## violet
Design shuzizhong, start of the top module:
module shuzizhong(
    input wire clk1,         
    input wire reset,        
    input wire ah1,          
    input wire am1,          
    input wire alarm1,       
    input wire en,           
    input wire naozhong,     
    output wire [0:6] shi,       
    output wire [0:6] ge,        
    output wire [0:6] min_shi,   
    output wire [0:6] min_ge,    
    output wire [0:6] sec_shi,   
    output wire [0:6] sec_ge,    
    output wire daodian,     
    output wire audio        
);
Size in the first run: ~2300 cells after synthesis, roughly 160 flip-flops, roughly 0.015 mm² of cells after synthesis.
==> flow/config.mk <==
export PLATFORM = sky130hd
export DESIGN_NAME = shuzizhong
export DESIGN_NICKNAME = shuzizhong
export VERILOG_FILES = /design/flow/design.v
export SDC_FILE = /design/flow/constraint.sdc
export NUM_CORES = 4
export LEC_CHECK = 0
export ABC_AREA = 1
export CAP_MARGIN = 35
export CORE_MARGIN = 9
export CORE_UTILIZATION = 40
export GPL_ROUTABILITY_DRIVEN = 0
export HOLD_SLACK_MARGIN = 0.27
export SETUP_SLACK_MARGIN = 1.64
export SLEW_MARGIN = 5
export TNS_END_PERCENT = 40
==> flow/constraint.sdc <==
create_clock -name core_clock -period 25.0 [get_ports {clk1}]
set_input_delay 5.0000 -clock core_clock [delete_from_list [all_inputs] [get_ports {clk1}]]
set_output_delay 5.0000 -clock core_clock [all_outputs]
set_load 0.01 [all_outputs]
run.sh (not shown) runs the stock make flow with config.mk's settings and CLKGATE_MAP_FILE=.
The inputs of ember differ from those of violet as listed below.
Settings: removing SETUP_SLACK_MARGIN (formerly 1.64); changing CORE_UTILIZATION from 40 to 70; changing HOLD_SLACK_MARGIN from 0.27 to -0.08; changing CORE_MARGIN from 9 to 2; removing GPL_ROUTABILITY_DRIVEN (formerly 0); removing ABC_AREA (formerly 1); setting CTS_CLUSTER_DIAMETER to 378 for the first time; changing TNS_END_PERCENT from 40 to 20; changing CAP_MARGIN from 35 to 20; changing SLEW_MARGIN from 5 to 20; setting CTS_CLUSTER_SIZE to 100 for the first time.
### Flow results
- ember completed every stage of the flow, and the final layout passed the timing, DRC and antenna checks.
- Taking ember as 1.0, violet lands at 0.59 on count of unique library cells instantiated by Yosys.
- Relative to violet, proportion of synthesized area in mux cells has increased by 4.8 points in ember.
- In the reports for violet and ember, the smaller final design area excluding fillers belongs to ember.
- ember vs. violet: wire length went down by 1300 µm.
- The higher fill cell total of the finished layout came out of violet.

* * *

== exp/nickel ==
shuzizhong again, from the RTL that the note above started with.
==> flow/design.v (excerpt) <==
module shuzizhong(
    input wire clk1,         
    input wire reset,        
    input wire ah1,          
    input wire am1,          
    input wire alarm1,       
    input wire en,           
    input wire naozhong,     
    output wire [0:6] shi,       
    output wire [0:6] ge,        
    output wire [0:6] min_shi,   
    output wire [0:6] min_ge,    
    output wire [0:6] sec_shi,   
    output wire [0:6] sec_ge,    
    output wire daodian,     
    output wire audio        
);
clock: 25.0 ns
lec_check: 0
abc_area: 1
cap_margin: 20
core_margin: 2
core_utilization: 25
cts_cluster_diameter: 389
cts_cluster_size: 100
hold_slack_margin: -0.08
place_density: 0.8
slew_margin: 20
Changes in exp/sierra relative to exp/nickel:
==> flow/config.mk <==
export PLATFORM = sky130hd
export DESIGN_NAME = shuzizhong
export DESIGN_NICKNAME = shuzizhong
export VERILOG_FILES = /design/flow/design.v
export SDC_FILE = /design/flow/constraint.sdc
export NUM_CORES = 4
export LEC_CHECK = 0
export CAP_MARGIN = 10
export CELL_PAD_IN_SITES_GLOBAL_PLACEMENT = 2
export CORE_ASPECT_RATIO = 0.52
export CORE_MARGIN = 2
export CORE_UTILIZATION = 40
export GPL_TIMING_DRIVEN = 0
export MIN_ROUTING_LAYER = met2
export SLEW_MARGIN = 20
Notes after the runs:
In the flow results for exp/sierra and exp/nickel, the total die area is smaller on exp/sierra. In exp/sierra the final cycle utilization of the critical path turned out 25 points higher than in exp/nickel. Summary of exp/sierra over exp/nickel: worst relative slew slack down 9.5 points, port buffer count down 1, number of inverters outside the clock class in the layout down 378. [compare] base=exp/nickel new=exp/sierra: worst setup slack lost 6.32 ns; total wire length after detailed routing picked up an extra 44%; multiplexer share of the synthesized area picked up an extra 4.8 points. NOTE final total power exp/nickel->exp/sierra decreased by more than a quarter. Final cell area: exp/sierra below exp/nickel.
Setup changes, exp/sierra to exp/raven
--- a/flow/config.mk
+++ b/flow/config.mk
@@ -7,9 +7,10 @@
 export LEC_CHECK = 0
 export CAP_MARGIN = 10
+export CELL_PAD_IN_SITES_DETAIL_PLACEMENT = 1
 export CELL_PAD_IN_SITES_GLOBAL_PLACEMENT = 2
 export CORE_ASPECT_RATIO = 0.52
 export CORE_MARGIN = 2
-export CORE_UTILIZATION = 40
-export GPL_TIMING_DRIVEN = 0
+export CORE_UTILIZATION = 17
+export GPL_TIMING_DRIVEN = 1
 export MIN_ROUTING_LAYER = met2
 export SLEW_MARGIN = 20
--- outcome ---
- exp/raven vs exp/sierra, capturing instance or port of the critical path: inst5.pwm_duty_cycle[0]$_DFFE_PP0P_ vs inst5.counter[6]$_DFFE_PP0P_
- Run comparison: exp/raven launch point of the critical path inst5.note_freq[3]$_DFFE_PP0P_; exp/sierra launch point of the critical path inst5.note_freq[7]$_DFFE_PP0P_
- exp/sierra → exp/raven: synthesis-to-layout area growth now sits higher, time the final worst path needs with I/O delays and setup now sits lower, cell area after layout now sits higher.
### exp/raven -> exp/yarrow
==> flow/config.mk <==
export PLATFORM = sky130hd
export DESIGN_NAME = shuzizhong
export DESIGN_NICKNAME = shuzizhong
export VERILOG_FILES = /design/flow/design.v
export SDC_FILE = /design/flow/constraint.sdc
export NUM_CORES = 4
export LEC_CHECK = 0
export CAP_MARGIN = 35
export CORE_MARGIN = 2
export CORE_UTILIZATION = 40
export GPL_ROUTABILITY_DRIVEN = 0
export HOLD_SLACK_MARGIN = 0.27
export SLEW_MARGIN = 20
## What came out
Across both runs, final critical delay including setup and external delays was lower for exp/yarrow than for exp/raven.
The setup slack of exp/yarrow is larger than that of exp/raven.
exp/yarrow vs exp/raven — power consumption dropped by a few percent
Post-synthesis instance area of exp/raven is on par with exp/yarrow.
Global-route usage over all layers, exp/raven and exp/yarrow: smaller value in exp/raven
Die area | exp/yarrow < exp/raven
Comparing exp/raven and exp/yarrow, the higher critical-path maximum fanout is on exp/raven.
Looking at number of buffers other than clock buffers in the final layout, exp/yarrow sits about 3.2% below exp/raven.
Taking exp/raven as the reference, in exp/yarrow sequential share of power saw an increase, detailed-placement wirelength estimate lost 32%.
Between exp/raven and exp/yarrow, the clock network area share figures differ only marginally.
exp/yarrow completed every stage of the flow, and the final layout passed the timing, DRC and antenna checks.
No activity file was given, so power comes from the tool's default toggle rates.
